==> inputs of juniper <==
## pixel_generation
module pixel_generation(
    input clk,                               
    input reset,                             
    input video_on,                          
    input [9:0] x, y,    
    input KEY_UP, KEY_DOWN, KEY_LEFT, KEY_RIGHT,
    output reg [11:0] rgb                    
    );
    reg [1:0] direction;
    reg [1:0] game_state;
    reg [1:0] lives_rem;
    reg game_result;
    reg [1:0] gs;                            
    reg gr;                                  
    parameter X_MAX = 639;                   
    parameter Y_MAX = 479;                   
    parameter SQ_RGB = 12'h00F;              
    parameter BG_RGB = 12'h000;              
    parameter SQUARE_SIZE = 32;              
    parameter SQUARE_VELOCITY_POS = 1;           
    parameter SQUARE_VELOCITY_NEG = 1;
    parameter RECT_RGB = 12'hFFF;
    parameter FLAG_RGB = 12'hF00;
    parameter FLAG_STICK_RGB = 12'hFF0;
    parameter GAME_OVER_RGB = 12'hF0F;
    parameter GAME_START_RGB = 12'h000;
    parameter START_RGB = 12'hFFF;
    parameter WON_RGB = 12'hFFF;
    parameter LOST_RGB = 12'hFFF;
    parameter LIVES_RGB = 12'hF0F;
    wire refresh_tick;
    assign refresh_tick = ((y == 481) && (x == 0)) ? 1 : 0;
    wire [9:0] sq_x_l, sq_x_r;               
    wire [9:0] sq_y_t, sq_y_b;               
    reg [9:0] sq_x_reg, sq_y_reg;            
    wire [9:0] sq_x_next, sq_y_next;         
    reg [9:0] x_delta_reg, y_delta_reg;      
    reg [9:0] x_delta_next, y_delta_next;    
    always @(posedge clk or posedge reset)
        if(reset) begin
            sq_x_reg <= 0;
            sq_y_reg <= 430;
            x_delta_reg <= SQUARE_VELOCITY_POS;
            y_delta_reg <= SQUARE_VELOCITY_POS;
            direction <= 2'b00;
            game_state <= 2'b00;
            lives_rem <= 2'b11;
            game_result <= 1'b0;
        end
        else begin
            gs = game_state;
            gr = game_result;
            if (gs == 2'b00 && KEY_UP) gs = 2'b01;
            if (gs == 2'b10 && KEY_UP) begin
  ...
make LEC_CHECK=0 CAP_MARGIN=20 CORE_MARGIN=2 CORE_UTILIZATION=72 CTS_CLUSTER_DIAMETER=357 CTS_CLUSTER_SIZE=37 PLACE_DENSITY_LB_ADDON=0.0 SETUP_SLACK_MARGIN=0.49 SLEW_MARGIN=20 TNS_END_PERCENT=5 finish   # period 5.57 ns
run.sh (not shown) runs the stock make flow with config.mk's settings and CLKGATE_MAP_FILE=.
==> inputs of harbor, as changes to juniper <==
- CORE_UTILIZATION: 72 -> 40
- CTS_CLUSTER_DIAMETER: 357 -> not set
- CTS_CLUSTER_SIZE: 37 -> not set
- PLACE_DENSITY_LB_ADDON: 0.0 -> not set
- SETUP_SLACK_MARGIN: 0.49 -> 2.45
- TNS_END_PERCENT: 5 -> not set
==> flow/constraint.sdc (replaced) <==
create_clock -name core_clock -period 8.71 [get_ports {clk}]
set_input_delay 1.7420 -clock core_clock [delete_from_list [all_inputs] [get_ports {clk}]]
set_output_delay 1.7420 -clock core_clock [all_outputs]
set_load 0.01 [all_outputs]
==> inputs of ember, as changes to juniper <==
- CORE_UTILIZATION: 72 -> 70
- CTS_CLUSTER_DIAMETER: 357 -> not set
- CTS_CLUSTER_SIZE: 37 -> not set
- MAX_ROUTING_LAYER: not set -> met4
- PLACE_DENSITY_LB_ADDON: 0.0 -> 0.08
- SETUP_SLACK_MARGIN: 0.49 -> 2.74
- TNS_END_PERCENT: 5 -> not set
==> flow/constraint.sdc (replaced) <==
create_clock -name core_clock -period 9.58 [get_ports {clk}]
set_input_delay 1.9160 -clock core_clock [delete_from_list [all_inputs] [get_ports {clk}]]
set_output_delay 1.9160 -clock core_clock [all_outputs]
set_load 0.01 [all_outputs]
==> qor summary <==
item	juniper	harbor	ember
Post-route cell area	-	13,300 um2	12,500 um2
End point of the critical path	-	rgb[1]	rgb[11]
Vias per inst	-	7.29	8.45
Launching element of the worst setup path	-	x[2]	x[7]
Min Hold Slack	-	498 ps	501 ps
Final core utilization	-	0.463	0.760
Combined buffer and inverter count along the critical path	-	3	2
Filler-free cell count of the finished design	-	2,147	1,941
Count of clock buffers in the final design	-	8	5
Post-placement cell count	2,098	2,088	1,917
Site row count	46	62	47
Share of the cycle needed by the critical path after routing	-	0.716	0.710
Count of instances resized after the clock tree is built	154	228	166
Synth-to-Final Area Change	-	14.0%	6.92%
NonClk Buf Share	-	0.0810	0.0540
ANT nets after route	-	0	0
Horiz. Die Dim	131 um	175 um	133 um
Number of cells on the worst hold path	-	2	2
Reg clk slew, reported paths	-	50 ps	70 ps
Result of the run	did not finish	finished clean	finished clean
Last stage reached	global routing	-	-

========
==> v8 <==
pixel_generation again, from the RTL that the note above started with.
==> flow/design.v (excerpt) <==
module pixel_generation(
    input clk,                               
    input reset,                             
    input video_on,                          
    input [9:0] x, y,    
    input KEY_UP, KEY_DOWN, KEY_LEFT, KEY_RIGHT,
    output reg [11:0] rgb                    
    );
    reg [1:0] direction;
    reg [1:0] game_state;
    reg [1:0] lives_rem;
    reg game_result;
    reg [1:0] gs;                            
    reg gr;                                  
    parameter X_MAX = 639;                   
    parameter Y_MAX = 479;                   
    parameter SQ_RGB = 12'h00F;              
    parameter BG_RGB = 12'h000;              
    parameter SQUARE_SIZE = 32;              
    parameter SQUARE_VELOCITY_POS = 1;           
    parameter SQUARE_VELOCITY_NEG = 1;
    parameter RECT_RGB = 12'hFFF;
    parameter FLAG_RGB = 12'hF00;
    parameter FLAG_STICK_RGB = 12'hFF0;
    parameter GAME_OVER_RGB = 12'hF0F;
    parameter GAME_START_RGB = 12'h000;
    parameter START_RGB = 12'hFFF;
    parameter WON_RGB = 12'hFFF;
    parameter LOST_RGB = 12'hFFF;
    parameter LIVES_RGB = 12'hF0F;
    wire refresh_tick;
    assign refresh_tick = ((y == 481) && (x == 0)) ? 1 : 0;
    wire [9:0] sq_x_l, sq_x_r;               
    wire [9:0] sq_y_t, sq_y_b;               
    reg [9:0] sq_x_reg, sq_y_reg;            
    wire [9:0] sq_x_next, sq_y_next;         
    reg [9:0] x_delta_reg, y_delta_reg;      
    reg [9:0] x_delta_next, y_delta_next;    
    always @(posedge clk or posedge reset)
        if(reset) begin
            sq_x_reg <= 0;
            sq_y_reg <= 430;
            x_delta_reg <= SQUARE_VELOCITY_POS;
            y_delta_reg <= SQUARE_VELOCITY_POS;
            direction <= 2'b00;
            game_state <= 2'b00;
            lives_rem <= 2'b11;
            game_result <= 1'b0;
        end
        else begin
  ...
Settings: LEC_CHECK=0, CAP_MARGIN=20, CORE_MARGIN=2, CORE_UTILIZATION=72, CTS_CLUSTER_DIAMETER=247, CTS_CLUSTER_SIZE=21, MAX_ROUTING_LAYER=met4, MIN_ROUTING_LAYER=met1, SETUP_SLACK_MARGIN=-0.34, SLEW_MARGIN=20, TNS_END_PERCENT=70; clock period 4.84 ns.
==> v31 (differences from v8) <==
==> flow/config.mk (replaced) <==
export PLATFORM = sky130hd
export DESIGN_NAME = pixel_generation
export DESIGN_NICKNAME = pixel_generation
export VERILOG_FILES = /design/flow/design.v
export SDC_FILE = /design/flow/constraint.sdc
export NUM_CORES = 4
export LEC_CHECK = 0
export CAP_MARGIN = 20
export CORE_MARGIN = 2
export CORE_UTILIZATION = 66
export CTS_CLUSTER_DIAMETER = 398
export CTS_CLUSTER_SIZE = 99
export SLEW_MARGIN = 20
==> flow/constraint.sdc (replaced) <==
create_clock -name core_clock -period 7.29 [get_ports {clk}]
set_input_delay 1.4580 -clock core_clock [delete_from_list [all_inputs] [get_ports {clk}]]
set_output_delay 1.4580 -clock core_clock [all_outputs]
set_load 0.01 [all_outputs]
==> v3 (differences from v8) <==
==> flow/config.mk (replaced) <==
export PLATFORM = sky130hd
export DESIGN_NAME = pixel_generation
export DESIGN_NICKNAME = pixel_generation
export VERILOG_FILES = /design/flow/design.v
export SDC_FILE = /design/flow/constraint.sdc
export NUM_CORES = 4
export LEC_CHECK = 0
export ABC_AREA = 1
export CAP_MARGIN = 15
export CORE_MARGIN = 7
export CORE_UTILIZATION = 72
export CTS_CLUSTER_DIAMETER = 247
export CTS_CLUSTER_SIZE = 72
export MAX_ROUTING_LAYER = met4
export MIN_ROUTING_LAYER = met1
export SETUP_SLACK_MARGIN = 1.16
export SLEW_MARGIN = 0
export TNS_END_PERCENT = 70
==> flow/constraint.sdc (replaced) <==
create_clock -name core_clock -period 5.85 [get_ports {clk}]
set_input_delay 1.1700 -clock core_clock [delete_from_list [all_inputs] [get_ports {clk}]]
set_output_delay 1.1700 -clock core_clock [all_outputs]
set_load 0.01 [all_outputs]
==> notes <==
- v31 went through all stages and came out clean. v3 never finished: it broke off in 5_1_grt on GRT-0232. v8 failed in 5_2_route (DRT-0255).
- The highest die area belongs to v3, the lowest to v8.
- In area after synthesis, v8 and v31 do not differ.
- Synthesized cell count is the same in v31 and v8.
==> figures <==
|  | v3 | v31 | v8 |
|---|---|---|---|
| Number of resized instances in the post-cts repair step | 211 | 0 | 66 |
| Register share after synthesis | 7.55% | 7.40% | 7.40% |
| Synthesized netlist net count | 2370 | 1863 | 1863 |
| Post-synth design cell area | 11400 um2 | 11700 um2 | 11700 um2 |
| Setup fix buffers added after clock tree synthesis | 25 | 0 | 4 |
| Area share, top type | 24.7% | 6.05% | 6.05% |
| Yosys xor share | 0.919% | 3.22% | 3.22% |
| MUX share of area | 0% | 2.06% | 2.06% |
| Outcome | did not finish | no timing/DRC/antenna violations | did not finish |
| Last stage reached | 5_1_grt | - | 5_2_route |
| Area enclosed by the die boundary | 19600 um2 | 18700 um2 | 17200 um2 |
| Simple-gate share of the synthesized area | 56.0% | 32.7% | 32.7% |
